## router
module router #(
    parameter AXIS_DATA_WIDTH = 40,
    parameter ID_WIDTH = 4,
    parameter CHANNEL_NUMBER = 5,
    parameter BUFFER_LENGTH = 8,
    parameter MAX_ROUTERS_X = 4,
    parameter MAX_ROUTERS_X_WIDTH
    = $clog2(MAX_ROUTERS_X),
    parameter MAX_ROUTERS_Y = 4,
    parameter MAX_ROUTERS_Y_WIDTH
    = $clog2(MAX_ROUTERS_Y),
    parameter ROUTER_X = 1,
    parameter ROUTER_Y = 2,
    parameter STRB_WIDTH = AXIS_DATA_WIDTH/8
)(
    input  clk_i, rst_n_i,
    input  logic [CHANNEL_NUMBER*AXIS_DATA_WIDTH-1:0] in_tdata_i,
    input  logic [CHANNEL_NUMBER*STRB_WIDTH-1:0]      in_tstrb_i,
    input  logic [CHANNEL_NUMBER*STRB_WIDTH-1:0]      in_tkeep_i,
    input  logic [CHANNEL_NUMBER-1:0]                 in_tlast_i,
    input  logic [CHANNEL_NUMBER*ID_WIDTH-1:0]        in_tid_i,
    input  logic [CHANNEL_NUMBER-1:0]                 in_tvalid_i,
    output logic [CHANNEL_NUMBER-1:0]                 in_tready_o,
    output logic [CHANNEL_NUMBER*AXIS_DATA_WIDTH-1:0] out_tdata_o,
    output logic [CHANNEL_NUMBER*STRB_WIDTH-1:0]      out_tstrb_o,
    output logic [CHANNEL_NUMBER*STRB_WIDTH-1:0]      out_tkeep_o,
    output logic [CHANNEL_NUMBER-1:0]                 out_tlast_o,
    output logic [CHANNEL_NUMBER*ID_WIDTH-1:0]        out_tid_o,
    output logic [CHANNEL_NUMBER-1:0]                 out_tvalid_o,
    input  logic [CHANNEL_NUMBER-1:0]                 out_tready_i
);
Settings: LEC_CHECK=0, CAP_MARGIN=0, CELL_PAD_IN_SITES_DETAIL_PLACEMENT=2, CELL_PAD_IN_SITES_GLOBAL_PLACEMENT=2, CORE_ASPECT_RATIO=0.9, CORE_MARGIN=5, CORE_UTILIZATION=26, CTS_CLUSTER_DIAMETER=400, GPL_TIMING_DRIVEN=0, HOLD_SLACK_MARGIN=0.05, MAX_ROUTING_LAYER=met4, MIN_ROUTING_LAYER=met1, PLACE_DENSITY_LB_ADDON=0.27, SLEW_MARGIN=20, TNS_END_PERCENT=35; clock period 8.04 ns.
run.sh (not shown) runs the stock make flow with config.mk's settings and CLKGATE_MAP_FILE=.
Next try:
==> flow/config.mk (replaced) <==
export PLATFORM = sky130hd
export DESIGN_NAME = router
export DESIGN_NICKNAME = router
export VERILOG_FILES = /design/flow/design.v
export SDC_FILE = /design/flow/constraint.sdc
export NUM_CORES = 4
export LEC_CHECK = 0
export CAP_MARGIN = 20
export CORE_MARGIN = 2
export CORE_UTILIZATION = 66
export PLACE_DENSITY = 0.6
export SLEW_MARGIN = 20
==> flow/constraint.sdc (replaced) <==
create_clock -name core_clock -period 5.83 [get_ports {clk_i}]
set_input_delay 1.1660 -clock core_clock [delete_from_list [all_inputs] [get_ports {clk_i}]]
set_output_delay 1.1660 -clock core_clock [all_outputs]
set_load 0.01 [all_outputs]
Effect: The new run produced a layout that fails on negative setup slack. Cell count goes down by 28%. Area after synthesis is unchanged. Final area drops by 1.8%.
Next try:
--- a/flow/config.mk
+++ b/flow/config.mk
@@ -9,4 +9,5 @@
 export CORE_MARGIN = 2
-export CORE_UTILIZATION = 66
-export PLACE_DENSITY = 0.6
+export CORE_UTILIZATION = 70
+export CTS_CLUSTER_SIZE = 41
+export SETUP_SLACK_MARGIN = 0.45
 export SLEW_MARGIN = 20
==> flow/constraint.sdc (replaced) <==
create_clock -name core_clock -period 4.11 [get_ports {clk_i}]
set_input_delay 0.8220 -clock core_clock [delete_from_list [all_inputs] [get_ports {clk_i}]]
set_output_delay 0.8220 -clock core_clock [all_outputs]
set_load 0.01 [all_outputs]
=>
- The changed run finished but fails on negative setup slack
- wire length is higher by 23%
- via count is higher by 12%
- final area is higher by 1.3%
- non-clock buffer count is higher by 236
- die size is lower by 5.7%
- worst setup slack loses 1.5 ns
- critical path depth is lower by 3
- global-route usage is higher by 9.9 points
Next try:
--- a/flow/config.mk
+++ b/flow/config.mk
@@ -9,5 +9,4 @@
 export CORE_MARGIN = 2
-export CORE_UTILIZATION = 70
-export CTS_CLUSTER_SIZE = 41
-export SETUP_SLACK_MARGIN = 0.45
+export CORE_UTILIZATION = 45
+export PLACE_DENSITY = 0.6
 export SLEW_MARGIN = 20
==> flow/constraint.sdc (replaced) <==
create_clock -name core_clock -period 7.5 [get_ports {clk_i}]
set_input_delay 1.5000 -clock core_clock [delete_from_list [all_inputs] [get_ports {clk_i}]]
set_output_delay 1.5000 -clock core_clock [all_outputs]
set_load 0.01 [all_outputs]
After rerunning: This time the run ran to the end with no violations; global-route usage came out lower by 21 points; worst setup slack gains 2.1 ns; clock skew came out higher by 0.031 ns; wire length came out lower by about 22%; via count came out lower by 17%; non-clock buffer count came out lower by 535; sequential cell count stays the same; core utilization came out lower by 34 points.

* * *

Starting RTL as in the previous note.
clock: 5.34 ns
lec_check: 0
cap_margin: 15
core_margin: 2
core_utilization: 72
cts_cluster_size: 41
place_density_lb_addon: 0.0
setup_slack_margin: -0.34
slew_margin: 20
The baseline failed in global routing (5_1_grt).
Edit:
- ABC_AREA: not set -> 1
- CAP_MARGIN: 15 -> 20
- CTS_CLUSTER_SIZE: 41 -> not set
- PLACE_DENSITY: not set -> 0.6
- PLACE_DENSITY_LB_ADDON: 0.0 -> not set
- SETUP_SLACK_MARGIN: -0.34 -> not set
- clock period: 5.34 -> 6.3 ns (I/O delays scaled with it)
Outcome: The changed run finished but fails on setup timing; area after synthesis increases by 2.5%; die size rises by 2.4%; synthesized cell count is higher by 65%.
Edit:
- ABC_AREA: 1 -> not set
- CAP_MARGIN: 20 -> 40
- CORE_UTILIZATION: 72 -> 66
- MAX_ROUTING_LAYER: not set -> met4
- clock period: 6.3 -> 4.75 ns (I/O delays scaled with it)
Effect:
- The changed run ran to the end with violations: setup timing
- via count fell by about 25%
- design area rises by 3.8%
- first-iteration DRC count went down by 35%
- worst setup slack got worse by 1.2 ns
- global-route usage falls by 4.8 points
- cell count fell by 22%
- clock-buffer cell count increases by 16
Edit:
- CAP_MARGIN: 40 -> 20
- CORE_UTILIZATION: 66 -> 45
- MAX_ROUTING_LAYER: met4 -> not set
- clock period: 4.75 -> 7.4 ns (I/O delays scaled with it)
Effect: The changed run passed the timing, design-rule and antenna checks; die area climbs by well over a third; final area went down by a few percent; wire length drops by a few percent; first-iteration DRC count shrinks by well over a third; clock-buffer cell count rises by 17; setup slack is better by 1.5 ns; via count decreases by a little under a tenth; register-to-register slack gains 2.2 ns.

* * *

== violet ==
Starting RTL as in the previous note.
clock: 7.5 ns
lec_check: 0
abc_area: 0
cap_margin: 20
cell_pad_in_sites_global_placement: 2
core_aspect_ratio: 1.35
core_margin: 4
core_utilization: 55
cts_cluster_diameter: 314
gpl_timing_driven: 0
hold_slack_margin: -0.09
min_routing_layer: met2
place_density_lb_addon: 0.17
slew_margin: 15
tns_end_percent: 5
Although violet finished all stages, its layout failed final checks on setup timing.
> inputs changed (violet -> ember)
==> flow/config.mk <==
export PLATFORM = sky130hd
export DESIGN_NAME = router
export DESIGN_NICKNAME = router
export VERILOG_FILES = /design/flow/design.v
export SDC_FILE = /design/flow/constraint.sdc
export NUM_CORES = 4
export LEC_CHECK = 0
export CAP_MARGIN = 20
export CORE_MARGIN = 2
export CORE_UTILIZATION = 66
export MAX_ROUTING_LAYER = met4
export PLACE_DENSITY = 0.6
export SLEW_MARGIN = 20
export TNS_END_PERCENT = 5
==> flow/constraint.sdc <==
create_clock -name core_clock -period 4.75 [get_ports {clk_i}]
set_input_delay 0.9500 -clock core_clock [delete_from_list [all_inputs] [get_ports {clk_i}]]
set_output_delay 0.9500 -clock core_clock [all_outputs]
set_load 0.01 [all_outputs]
Results
- Final checks on ember, whose flow otherwise completed, came back failing, citing setup timing.
- violet completed end to end; final checks failed (setup timing).
- Length of routed wiring on met1 was higher in ember than in violet.
- The clock-pin slew of the registers on the worst-case setup and hold paths was comparable across violet and ember.
- Sort violet and ember by first-iteration DRC count, descending, and violet comes first.
- The worst hold margin was comparable across violet and ember.
- ember against violet: routed wire length down about 8%; sequential cell area in the final layout ~0 delta; area growth from synthesis to layout higher.
- Between violet and ember, die size decreased.
- Between violet and ember, the amount of wire on met2 after detailed routing is lower for ember.
- Of violet and ember, violet shows the higher final worst setup slack, with ember below it.
diff inputs: ember => zinc
--- a/flow/config.mk
+++ b/flow/config.mk
@@ -10,5 +10,3 @@
 export CORE_UTILIZATION = 66
-export MAX_ROUTING_LAYER = met4
-export PLACE_DENSITY = 0.6
+export SETUP_SLACK_MARGIN = 1.63
 export SLEW_MARGIN = 20
-export TNS_END_PERCENT = 5
==> flow/constraint.sdc <==
create_clock -name core_clock -period 6.5 [get_ports {clk_i}]
set_input_delay 1.3000 -clock core_clock [delete_from_list [all_inputs] [get_ports {clk_i}]]
set_output_delay 1.3000 -clock core_clock [all_outputs]
set_load 0.01 [all_outputs]
A cell with the largest stage delay on the worst path of sky130_fd_sc_hd__mux4_2 is what ember shows, while sky130_fd_sc_hd__dfrtp_4 belongs to zinc.
The wire length of the first global-routing pass in zinc sits about 2% above the value recorded for ember.
zinc had finished all stages when the layout checks came back failing, citing setup timing.
Delta (zinc minus ember): synthesis-to-finish area growth grew by 0.72 points, final non-filler cell area moved up, clock-cell share of area up 0.25 points, met2 track demand over resource in global routing higher.
ember has lower via count than zinc.
Setup slack in zinc is larger than in ember.

* * *

router again, from the RTL that the note above started with.
Design router, start of the top module:
module router #(
    parameter AXIS_DATA_WIDTH = 40,
    parameter ID_WIDTH = 4,
    parameter CHANNEL_NUMBER = 5,
    parameter BUFFER_LENGTH = 8,
    parameter MAX_ROUTERS_X = 4,
    parameter MAX_ROUTERS_X_WIDTH
    = $clog2(MAX_ROUTERS_X),
    parameter MAX_ROUTERS_Y = 4,
    parameter MAX_ROUTERS_Y_WIDTH
    = $clog2(MAX_ROUTERS_Y),
    parameter ROUTER_X = 1,
    parameter ROUTER_Y = 2,
    parameter STRB_WIDTH = AXIS_DATA_WIDTH/8
)(
    input  clk_i, rst_n_i,
    input  logic [CHANNEL_NUMBER*AXIS_DATA_WIDTH-1:0] in_tdata_i,
    input  logic [CHANNEL_NUMBER*STRB_WIDTH-1:0]      in_tstrb_i,
    input  logic [CHANNEL_NUMBER*STRB_WIDTH-1:0]      in_tkeep_i,
    input  logic [CHANNEL_NUMBER-1:0]                 in_tlast_i,
    input  logic [CHANNEL_NUMBER*ID_WIDTH-1:0]        in_tid_i,
    input  logic [CHANNEL_NUMBER-1:0]                 in_tvalid_i,
    output logic [CHANNEL_NUMBER-1:0]                 in_tready_o,
    output logic [CHANNEL_NUMBER*AXIS_DATA_WIDTH-1:0] out_tdata_o,
    output logic [CHANNEL_NUMBER*STRB_WIDTH-1:0]      out_tstrb_o,
    output logic [CHANNEL_NUMBER*STRB_WIDTH-1:0]      out_tkeep_o,
    output logic [CHANNEL_NUMBER-1:0]                 out_tlast_o,
    output logic [CHANNEL_NUMBER*ID_WIDTH-1:0]        out_tid_o,
    output logic [CHANNEL_NUMBER-1:0]                 out_tvalid_o,
    input  logic [CHANNEL_NUMBER-1:0]                 out_tready_i
);
clock: 4.23 ns
lec_check: 0
cap_margin: 20
core_margin: 2
core_utilization: 69
cts_cluster_size: 31
place_density: 0.6
slew_margin: 20
The first run produced a layout that fails on setup timing.
Change:
Settings changed: CORE_UTILIZATION 69 to 70, CTS_CLUSTER_SIZE 31 to 41, PLACE_DENSITY 0.6 to unset, PLACE_DENSITY_LB_ADDON set to 0.0, SETUP_SLACK_MARGIN set to 1.21.
Clock period 4.23 ns to 4.11 ns, I/O delays scaled along.
The new run produced a layout that fails on setup timing.
Worst setup slack is better by 0.032 ns.
Die size goes down slightly.
First-iteration DRC count goes down by about a fifth.
Change:
Settings changed: CAP_MARGIN 20 to 15, CORE_UTILIZATION 70 to 72, HOLD_SLACK_MARGIN set to 0.29, SETUP_SLACK_MARGIN 1.21 to 1.02.
The new run finished but failed the layout checks on capacitance limit, slew limit, setup timing; wire length came out higher by 28%; setup slack is worse by 0.89 ns; cell area is about the same; global-route usage came out higher by 7.8 points; fmax came out lower by 13%; via count came out higher by 16%; critical path depth does not change; utilization came out higher by 2.6 points; count of clock-buffer cells in the layout came out higher by 17.
Change:
Settings changed: CAP_MARGIN 15 to 5, CORE_ASPECT_RATIO set to 0.53, HOLD_SLACK_MARGIN 0.29 to unset, SETUP_SLACK_MARGIN 1.02 to 1.21.
After rerunning: The changed run failed in 3_5_place_dp with DPL-0033; area after synthesis stays the same; die size barely changes; synthesized cell count stays the same.
Change:
Settings changed: ABC_AREA set to 1, CAP_MARGIN 5 to 20, CORE_ASPECT_RATIO 0.53 to 1.26, CTS_CLUSTER_DIAMETER set to 394, CTS_CLUSTER_SIZE 41 to 18, MAX_ROUTING_LAYER set to met4, PLACE_DENSITY set to 0.6, PLACE_DENSITY_LB_ADDON 0.0 to unset, SETUP_SLACK_MARGIN 1.21 to 1.13, TNS_END_PERCENT set to 5.
Outcome:
- Now the flow finished but fails on setup timing
- die size goes up by 2.3%
- area after synthesis is higher by 2.5%
- synthesized cell count went up by 65%
Change:
Settings changed: ABC_AREA 1 to unset, CORE_ASPECT_RATIO 1.26 to unset, CORE_UTILIZATION 72 to 69, CTS_CLUSTER_DIAMETER 394 to unset, CTS_CLUSTER_SIZE 18 to 41, MAX_ROUTING_LAYER met4 to unset, PLACE_DENSITY 0.6 to unset, SETUP_SLACK_MARGIN 1.13 to 0.93, TNS_END_PERCENT 5 to unset.
What happened:
- The changed run completed and failed the layout checks on setup timing
- first-iteration DRC count went down by a quarter to a third
- via count falls by a quarter to a third
- final area came out higher slightly
- hold slack loses 0.039 ns
- routed wire length shrinks by a few percent
- sequential share of layout area goes down by 0.26 points

* * *

router again, from the RTL that the note above started with.
==> flow/config.mk <==
export PLATFORM = sky130hd
export DESIGN_NAME = router
export DESIGN_NICKNAME = router
export VERILOG_FILES = /design/flow/design.v
export SDC_FILE = /design/flow/constraint.sdc
export NUM_CORES = 4
export LEC_CHECK = 0
export CAP_MARGIN = 20
export CORE_ASPECT_RATIO = 1.54
export CORE_MARGIN = 2
export CORE_UTILIZATION = 70
export CTS_CLUSTER_SIZE = 41
export PLACE_DENSITY_LB_ADDON = 0.0
export SETUP_SLACK_MARGIN = 1.21
export SLEW_MARGIN = 20
export TNS_END_PERCENT = 5
==> flow/constraint.sdc <==
create_clock -name core_clock -period 4.11 [get_ports {clk_i}]
set_input_delay 0.8220 -clock core_clock [delete_from_list [all_inputs] [get_ports {clk_i}]]
set_output_delay 0.8220 -clock core_clock [all_outputs]
set_load 0.01 [all_outputs]
The starting point finished but fails on setup timing.
Next try:
- CORE_ASPECT_RATIO: 1.54 -> default
- CORE_UTILIZATION: 70 -> 66
- CTS_CLUSTER_SIZE: 41 -> default
- PLACE_DENSITY: default -> 0.6
- PLACE_DENSITY_LB_ADDON: 0.0 -> default
- SETUP_SLACK_MARGIN: 1.21 -> default
- TNS_END_PERCENT: 5 -> default
The changed run finished but failed the layout checks on setup timing.
Flip-flop count stays the same.
Via count went down by a few percent.
Count of clock-buffer cells in the layout goes up by 30.
